## lane 1
==> flow/design.v <==
`timescale 1ns/1ps
`default_nettype none
module adder_1(a, b, c_in, sum, c_out);
input wire a, b, c_in;
output logic sum, c_out;
logic sum0;
logic sum1;
logic carry0;
logic carry1;
always_comb begin
  sum0 = a ^ b;
  sum = sum0 ^ c_in;
  carry0 = a & b;
  carry1 = sum0 & c_in;
  c_out = carry1 | carry0; 
end
endmodule
`timescale 1ns/1ps
`default_nettype none
module eight_input_adder(neighbors, sum);
input  wire [7:0] neighbors;
output logic [3:0] sum;
logic s1, c1, s2, c2, s3, c3, c4, s4, c5, c6;
adder_1 FA1 (.a(neighbors[0]), .b(neighbors[1]), .c_in(neighbors[2]), .sum(s1), .c_out(c1));
adder_1 FA2 (.a(neighbors[3]), .b(neighbors[4]), .c_in(neighbors[5]), .sum(s2), .c_out(c2));
adder_1 FA3 (.a(s1), .b(s2), .c_in(neighbors[6]), .sum(s3), .c_out(c3));
adder_1 HA1 (.a(s3), .b(neighbors[7]), .c_in(1'b0), .sum(sum[0]), .c_out(c4));
adder_1 FA4 (.a(c1), .b(c2), .c_in(c3), .sum(s4), .c_out(c5));
adder_1 HA2 (.a(s4), .b(c4), .c_in(1'b0), .sum(sum[1]), .c_out(c6));
adder_1 HA3 (.a(c5), .b(c6), .c_in(1'b0), .sum(sum[2]), .c_out(sum[3]));
endmodule
module equality_comparator(a, b, out);
input wire [3:0] a;
input wire [3:0] b;
output logic out;
logic [3:0] xor_out;
always_comb begin
    xor_out = a ^ b;
    out = ~xor_out[0] & ~xor_out[1] & ~xor_out[2] & ~xor_out[3];
end
endmodule
`default_nettype none
`timescale 1ns/1ps
module conway_cell(clk, rst, ena, state_0, state_d, state_q, neighbors);
input wire clk;
input wire rst;
input wire ena;
input wire state_0;
output logic state_d;
output logic state_q;
input wire [7:0] neighbors;
logic [3:0] sum;
eight_input_adder eight_input_adder_inst (.neighbors(neighbors), .sum(sum));
logic three_neighbors;
logic two_neighbors;
logic two_or_three_neighbors;
equality_comparator two_neighbors_comparator (.a(sum), .b(4'b0010), .out(two_neighbors));
equality_comparator three_neighbors_comparator (.a(sum), .b(4'b0011), .out(three_neighbors));
always_comb begin
	two_or_three_neighbors = three_neighbors | two_neighbors;
	state_d = (~ state_q & three_neighbors) | (state_q & two_or_three_neighbors);
end
always_ff @(posedge clk) begin : delay
	state_q <= rst ? state_0 : (ena ? state_d : state_q);
end 
endmodule
`default_nettype none  
module main(clk, rst, ena, state_0, cells);
parameter N = 16;  
parameter M = N + 2;  
input wire clk;
input wire rst;
input wire ena;
input wire [N*N-1:0] state_0;
output logic [N*N-1:0] cells;
wire [M*M-1:0] bordered_cells_q;  
wire [M*M-1:0] bordered_cells_d;
logic [M*M-1:0] bordered_cells_0;  
function int cell_index(int i, int j);
  cell_index = M*j + i;
endfunction
generate
  genvar i;
  genvar j;
  for (i = 0; i < M; i = i + 1) begin : cells_x
    for (j = 0; j < M; j = j + 1) begin : cells_y
      if ( (i > 0) && (i < (M-1)) && (j > 0) && (j < (M-1)) ) begin
        assign bordered_cells_0[cell_index(i, j)] = state_0[N*(j-1) + (i-1)];
        conway_cell CELL(
          .clk(clk), .rst(rst), .ena(ena),
          .neighbors({
            bordered_cells_q[cell_index(i-1, j-1)],
            bordered_cells_q[cell_index(i-1, j  )],
            bordered_cells_q[cell_index(i-1, j+1)],
            bordered_cells_q[cell_index(i  , j+1)],
            bordered_cells_q[cell_index(i+1, j+1)],
            bordered_cells_q[cell_index(i+1, j  )],
            bordered_cells_q[cell_index(i+1, j-1)],
            bordered_cells_q[cell_index(i  , j-1)]
          }),
          .state_0(bordered_cells_0[cell_index(i, j)]),
          .state_d(bordered_cells_d[cell_index(i, j)]),
          .state_q(bordered_cells_q[cell_index(i, j)])
        );
      end else begin  
        assign bordered_cells_0[cell_index(i,j)] = 1'b0;
        assign bordered_cells_q[cell_index(i,j)] = bordered_cells_0[cell_index(i,j)];
        assign bordered_cells_d[cell_index(i,j)] = 0;
      end
    end
  end
  for (i = 0; i < N; i = i + 1) begin : unborder
    always_comb begin
        cells[N*(i+1)-1:N*i] = bordered_cells_q[M*(i+2)-2:M*(i+1)+1];
    end
  end
endgenerate
endmodule
`default_nettype wire  
clock: 2.81 ns
lec_check: 0
abc_area: 1
cap_margin: 40
core_margin: 2
core_utilization: 72
cts_cluster_diameter: 219
cts_cluster_size: 72
place_density_lb_addon: 0.27
slew_margin: 20
run.sh (not shown) runs the stock make flow with config.mk's settings and CLKGATE_MAP_FILE=.
Lane 1 never completed, since it errored out during global routing (5_1_grt).
Input changes introduced in lane 2 (baseline for comparison: lane 1):
-- flow/config.mk --
<<< lane 1, line 8
export ABC_AREA = 1
export CAP_MARGIN = 40
>>> lane 2, line 8
export CAP_MARGIN = 20
<<< lane 1, line 11
export CORE_UTILIZATION = 72
export CTS_CLUSTER_DIAMETER = 219
export CTS_CLUSTER_SIZE = 72
export PLACE_DENSITY_LB_ADDON = 0.27
>>> lane 2, line 10
export CORE_UTILIZATION = 45
export PLACE_DENSITY = 0.6
==> flow/constraint.sdc <==
create_clock -name core_clock -period 3.66 [get_ports {clk}]
set_input_delay 0.7320 -clock core_clock [delete_from_list [all_inputs] [get_ports {clk}]]
set_output_delay 0.7320 -clock core_clock [all_outputs]
set_load 0.01 [all_outputs]
Notes after the runs:
[compare] base=lane 1 new=lane 2: summed standard-cell area reported by yosys shows a reduction of 4.2%; CTS buffer count shows an increase of 34; total core area shows an increase of 54%. The final layout from lane 2, which completed every stage, passed the timing, DRC and antenna checks at the end of the flow. In lane 2, the buffers inserted during post-CTS setup optimization came out 203 below the value in lane 1. Area fraction in and, or, nand and nor cells: lower on lane 2. Synthesized cell count | lane 2 below lane 1. Global placer's final weighted congestion was higher in lane 1 than in lane 2. Lane 1 -> lane 2: x dimension of the die increased by more than 10%.
Setup changes, lane 2 to lane 3
-- flow/config.mk --
<<< lane 2, line 10
export CORE_UTILIZATION = 45
>>> lane 3, line 10
export CORE_UTILIZATION = 62
export MAX_ROUTING_LAYER = met4
<<< lane 2, line 12
export SLEW_MARGIN = 20
>>> lane 3, line 13
export SLEW_MARGIN = 25
==> flow/constraint.sdc <==
create_clock -name core_clock -period 2.97 [get_ports {clk}]
set_input_delay 0.5940 -clock core_clock [delete_from_list [all_inputs] [get_ports {clk}]]
set_output_delay 0.5940 -clock core_clock [all_outputs]
set_load 0.01 [all_outputs]
==> comparison <==
Lane 2 vs lane 3, cell with the biggest individual delay on the critical path: or4b_1 vs fa_1. Every stage of lane 3 finished as expected; the final checks, on the other hand, flagged negative setup slack, which means the layout fails. Delta (lane 3 minus lane 2): hold slack went down 0.11 ns; global-route usage went up 10 points.
Edits applied to the flow inputs when going from lane 3 to lane 4:
-- flow/config.mk --
<<< lane 3, line 10
export CORE_UTILIZATION = 62
export MAX_ROUTING_LAYER = met4
export PLACE_DENSITY = 0.6
export SLEW_MARGIN = 25
>>> lane 4, line 10
export CORE_UTILIZATION = 72
export PLACE_DENSITY_LB_ADDON = 0.0
export SETUP_SLACK_MARGIN = 0.53
export SLEW_MARGIN = 20
==> flow/constraint.sdc <==
create_clock -name core_clock -period 3.96 [get_ports {clk}]
set_input_delay 0.7920 -clock core_clock [delete_from_list [all_inputs] [get_ports {clk}]]
set_output_delay 0.7920 -clock core_clock [all_outputs]
set_load 0.01 [all_outputs]
Notes after the runs:
Lane 4 finished every stage and its layout cleared the timing, DRC and antenna checks. Across both runs, hold-critical path depth was lower for lane 4 than for lane 3. Changes observed in lane 4 relative to lane 3: overall routed net length climbed 16%; wire length on met1 barely changed.
